== red ==
// ALU
module ALU(
    clk,
    rst_n,
    valid,
    ready,
    mode,
    in_A,
    in_B,
    out
);
export LEC_CHECK = 0
export CAP_MARGIN = 20
export CORE_MARGIN = 2
export CORE_UTILIZATION = 72
export CTS_CLUSTER_DIAMETER = 27
export CTS_CLUSTER_SIZE = 37
export SETUP_SLACK_MARGIN = 1.04
export SLEW_MARGIN = 20
create_clock -name core_clock -period 6.94 [get_ports {clk}]
run.sh (not shown) runs the stock make flow with config.mk's settings and CLKGATE_MAP_FILE=.
Here is what was changed in the inputs of blue compared with red.
Settings: changing CORE_UTILIZATION from 72 to 69; removing SETUP_SLACK_MARGIN (formerly 1.04); removing CTS_CLUSTER_DIAMETER (formerly 27); changing CTS_CLUSTER_SIZE from 37 to 35; changing the clock period (ns, I/O delays scaled along) from 6.94 to 3.96.
==> comparison <==
The number of cell instances on the worst register-to-register path in blue sits 2 above the value recorded for red. Lower met3 routed wirelength goes to red over blue. Total met2 wirelength after detailed routing sits higher in blue than in red. Looking at final worst setup slack across blue and red, the one that comes out higher is red. Final checks on blue, whose flow otherwise completed, came back failing, citing negative setup slack.
Changes in green relative to blue:
Settings: changing CTS_CLUSTER_SIZE from 35 to 36.
==> results <==
Finished, but not clean: green, with negative setup slack. Reported for blue and green, maximum net fanout on the critical path turned out identical to the last digit. In terms of area of all placed cells without fillers, green and blue differ only marginally. blue -> green: critical path depth delta 0, exact match. Diff green..blue | clock share of power | negligible.
Input-level comparison between orange and green:
Settings: a change of CTS_CLUSTER_SIZE from 36 to 98; a change of CORE_UTILIZATION from 69 to 62; a change of the clock period (ns, I/O delays scaled along) from 3.96 to 5.83.
## What came out
The final layout from orange, which completed every stage, passed the timing, design-rule and antenna checks at the end of the flow.
Total buffers and inverters traversed by the critical path in orange is 4 lower than in green
When orange is measured against green, its share of total power in sequential cells turns out 2.2 points higher.
Total power consumption of the routed design: orange lower than green
The setup slack of the worst register-to-register path in orange was higher than what green gave.
Count of clock-buffer cells in the layout delta (green -> orange): insignificant
What purple does differently from orange at the input level:
Settings: SETUP_SLACK_MARGIN: unset -> 2.72; CTS_CLUSTER_DIAMETER: unset -> 388; ABC_AREA: unset -> 1; CORE_UTILIZATION: 62 -> 54; GPL_ROUTABILITY_DRIVEN: unset -> 0; the clock period (ns, I/O delays scaled along): 5.83 -> 10.0.
Results
- In summary, purple completed successfully, with a layout that passed the timing, design-rule and antenna checks.
- The share of cell area taken by flip-flops and latches reported for purple is smaller than that of orange by 2.7 points.
- Looking at setup slack, purple sits 3.48 ns higher than orange does.
- Detailed-routed wire length on met3 (purple vs. orange) increases slightly
- Via-per-instance ratio for purple: 1.4 down relative to orange
- The final-layout worst hold slack was comparable across purple and orange.
- The count of inverters not on the clock network in the layout reported for purple is greater than that of orange by 342.
- Diff orange -> purple: core utilization now sits lower; normalized max-slew margin now sits lower; count of TritonRoute iterations in the first routing pass now sits lower.

---

== JK ==
Starting RTL as in the previous note.
clock: 5.1 ns
lec_check: 0
abc_area: 1
cap_margin: 30
core_aspect_ratio: 0.5
core_margin: 7
core_utilization: 43
cts_cluster_diameter: 330
cts_cluster_size: 98
gpl_timing_driven: 1
min_routing_layer: met1
place_density_lb_addon: 0.27
setup_slack_margin: -0.16
slew_margin: 20
tns_end_percent: 15
Input changes introduced in MS (baseline for comparison: JK):
Settings: CTS_CLUSTER_SIZE changed from 98 to 57; ABC_AREA removed (was 1); CTS_CLUSTER_DIAMETER changed from 330 to 356; TNS_END_PERCENT removed (was 15); CORE_ASPECT_RATIO removed (was 0.5); CELL_PAD_IN_SITES_GLOBAL_PLACEMENT newly set to 1; CORE_UTILIZATION changed from 43 to 64; the clock period (ns, I/O delays scaled along) changed from 5.1 to 2.53.
## What came out
Status: MS FAILED at 3_1_place_gp_skip_io (tool error). Taking JK as the reference, in MS compound-gate portion of the synthesized area higher, synthesized cell count now smaller, vertical die dimension grew by 5.7%. Compared with JK, MS shows a higher row count. [compare] base=JK new=MS: post-synth net total went down, yosys cell count went down, area fraction in mux cells went up, count of different cell masters after synthesis went up. JK has lower parity-gate share of the synthesized area counting xor and xnor cells than MS.
#### Input delta (AL over MS)
Settings: CELL_PAD_IN_SITES_GLOBAL_PLACEMENT: 1 -> unset; CORE_UTILIZATION: 64 -> 22; CTS_CLUSTER_DIAMETER: 356 -> unset; CTS_CLUSTER_SIZE: 57 -> unset; the clock period (ns, I/O delays scaled along): 2.53 -> 5.1.
### Flow results
AL: PASS, flow complete, no timing, DRC or antenna violations. Vertical die dimension | AL above MS. Synthesized area per cell came out exactly the same in AL and MS. AL has core area above what MS had. Share of synthesized cell area in full adder, half adder and majority cells came out exactly the same in AL and MS. NOTE die width MS->AL increased by more than half. The pre-placement core utilization in AL sits 43 points below the value recorded for MS. The lower number of rows in the core area of AL and MS is in MS. As far as area fraction in xor and xnor cells goes, AL and MS are indistinguishable; the numbers are identical. Summary of AL over MS: die area +170%, synthesized net count barely changed.
### AL -> TR
Settings: clearing GPL_TIMING_DRIVEN, which used to be 1; clearing SETUP_SLACK_MARGIN, which used to be -0.16; swapping 22 for 40 in CORE_UTILIZATION; clearing MIN_ROUTING_LAYER, which used to be met1; swapping 30 for 20 in CAP_MARGIN; swapping 7 for 2 in CORE_MARGIN; clearing PLACE_DENSITY_LB_ADDON, which used to be 0.27; swapping 5.1 for 10.0 in the clock period (ns, I/O delays scaled along).
Findings:
Relative to AL, the arrival time of the worst setup path of TR is higher by 0.71 ns.
Going from AL to TR, flop share of the area has increased, inverter tally of the final layout excluding the clock network has remained practically unchanged, number of ordinary and repair buffers in the finished layout has decreased, global-route total usage across every layer has increased, sequential power has decreased.
Sort AL and TR by final hold slack, descending, and AL comes first.
Compared to AL, TR has combined buffer and inverter count along the critical path 1 higher.
Comparing AL and TR, the higher final area was measured on AL.
Input-level comparison between PW and TR:
Settings: CTS_CLUSTER_SIZE newly set to 90; CTS_CLUSTER_DIAMETER newly set to 275; SLEW_MARGIN changed from 20 to 5; CELL_PAD_IN_SITES_GLOBAL_PLACEMENT newly set to 1; MAX_ROUTING_LAYER newly set to met4; MIN_ROUTING_LAYER newly set to met1; ABC_AREA newly set to 1; TNS_END_PERCENT newly set to 90.
[summary]
Per the comparison of PW with TR, register-to-register slack has increased, area growth from synthesis to final layout has decreased, yosys stat cell total has increased.
Of TR and PW, TR shows the lower required time at the worst-slack endpoint, with PW above it.
Re post-synthesis chip area from yosys: PW is 0.0023 sq mm up on TR.
PW vs TR: total inserted antenna cells up in PW
In PW, wire length of the first global-routing pass is higher than in TR.
PW — non-clock buffer share of cell area 1.9 points lower, TR as reference
In PW relative to TR, aggregate routed wire length had gone up by more than a quarter.
Max die width across TR and PW: PW
Power and IR drop assume default switching activity.
